## custom_cpu
module custom_cpu(
	input         clk,
	input         rst,
	output [31:0] PC,
	output        Inst_Req_Valid,
	input         Inst_Req_Ready,
	input  [31:0] Instruction,
	input         Inst_Valid,
	output        Inst_Ready,
	output [31:0] Address,
	output        MemWrite,
	output [31:0] Write_data,
	output [ 3:0] Write_strb,
	output        MemRead,
	input         Mem_Req_Ready,
	input  [31:0] Read_data,
	input         Read_data_Valid,
	output        Read_data_Ready,
	output [31:0] cpu_perf_cnt_0,
	output [31:0] cpu_perf_cnt_1,
	output [31:0] cpu_perf_cnt_2
);
	wire [31:0] opnumber_1, opnumber_2;
	wire [ 2:0] ALUop;
	wire overflow,carryout,zero;
	wire [31:0] result_1;
	wire [31:0] shift_data;
	wire [ 4:0] shift_amount;
	wire [ 1:0] shiftop;
	wire [31:0] result_2;
	wire [ 4:0] RF_raddr1;
	wire [ 4:0] RF_raddr2;
	wire [31:0] RF_rdata1, RF_rdata2;
	wire	    RF_wen;
	wire [ 4:0] RF_waddr;
	wire [31:0]	RF_wdata;
	alu alu_u0(opnumber_1,opnumber_2,ALUop,overflow,carryout,zero,result_1); 
	shifter shifter_u0(shift_data,shift_amount,shiftop,result_2); 
	reg_file reg_file_u0(clk,RF_waddr,RF_raddr1,RF_raddr2,RF_wen,RF_wdata,RF_rdata1,RF_rdata2); 
	reg  [31:0] IR;  
	reg  [31:0] MDR;  
	reg  [31:0] PC_reg;  
	reg  [31:0] PC_next_reg;  
	reg  [31:0] ALUout;  
	wire [ 6:0] opcode      = IR[ 6: 0];
	wire [ 4:0] rd          = IR[11: 7];
	wire [ 2:0] funct3      = IR[14:12];
	wire [ 4:0] rs1         = IR[19:15];
	wire [ 4:0] rs2         = IR[24:20];
	wire [ 6:0] funct7      = IR[31:25];
	wire [11:0] I_immediate = IR[31:20];
	wire [11:0] S_immediate = {IR[31:25],IR[11:7]};
	wire [12:0] B_immediate = {IR[31],IR[7],IR[30:25],IR[11:8],1'b0};
	wire [31:0] U_immediate = {IR[31:12],12'b0};
	wire [20:0] J_immediate = {IR[31],IR[19:12],IR[20],IR[30:21],1'b0};
	wire R_type            = opcode[5] && opcode[4] && ~opcode[2];
	wire I_type            = ~opcode[5] && opcode[4] && ~opcode[2];
	wire R_calculate       = R_type && ~R_shift && ~multiply;
	wire R_shift           = R_type && (funct3[1:0]==2'b01);
	wire multiply          = R_type && (funct7[0]);
  ...
make LEC_CHECK=0 CAP_MARGIN=30 CORE_MARGIN=2 CORE_UTILIZATION=40 CTS_CLUSTER_DIAMETER=326 SLEW_MARGIN=20 TNS_END_PERCENT=95 finish   # period 11.0 ns
run.sh (not shown) runs the stock make flow with config.mk's settings and CLKGATE_MAP_FILE=.
Rerun with:
CAP_MARGIN = 20   (was 30)
CELL_PAD_IN_SITES_GLOBAL_PLACEMENT = 2   (was default)
CORE_ASPECT_RATIO = 0.78   (was default)
CORE_UTILIZATION = 63   (was 40)
CTS_CLUSTER_DIAMETER = 351   (was 326)
CTS_CLUSTER_SIZE = 79   (was default)
GPL_TIMING_DRIVEN = 0   (was default)
MAX_ROUTING_LAYER = met4   (was default)
PLACE_DENSITY_LB_ADDON = 0.2   (was default)
SLEW_MARGIN = 15   (was 20)
TNS_END_PERCENT = default   (was 95)
The changed run died in global placement with FLW-0024.
Synthesized area does not change.
Die size went down by 36%.
Synthesized cell count stays the same.
Rerun with:
CELL_PAD_IN_SITES_GLOBAL_PLACEMENT = default   (was 2)
CORE_ASPECT_RATIO = 0.5   (was 0.78)
CORE_UTILIZATION = 72   (was 63)
CTS_CLUSTER_DIAMETER = 364   (was 351)
CTS_CLUSTER_SIZE = 99   (was 79)
GPL_TIMING_DRIVEN = default   (was 0)
MAX_ROUTING_LAYER = default   (was met4)
PLACE_DENSITY = 0.39   (was default)
PLACE_DENSITY_LB_ADDON = default   (was 0.2)
SETUP_SLACK_MARGIN = -0.88   (was default)
SLEW_MARGIN = 20   (was 15)
TNS_END_PERCENT = 10   (was default)
clock period = 8.98 ns   (was 11.0 ns; I/O delays follow)
Now the flow stopped in clock tree synthesis on DPL-0033.
Area after synthesis stays the same.
Synthesized cell count does not change.
Die area drops by 12%.
Rerun with:
CORE_ASPECT_RATIO = default   (was 0.5)
CORE_UTILIZATION = 40   (was 72)
CTS_CLUSTER_DIAMETER = default   (was 364)
CTS_CLUSTER_SIZE = default   (was 99)
PLACE_DENSITY = default   (was 0.39)
SETUP_SLACK_MARGIN = default   (was -0.88)
TNS_END_PERCENT = default   (was 10)
clock period = 10.6 ns   (was 8.98 ns; I/O delays follow)
With this change the flow ran to the end with no violations.
Synthesized area is unchanged.
Die size came out higher by about 80%.
Synthesized cell count does not change.
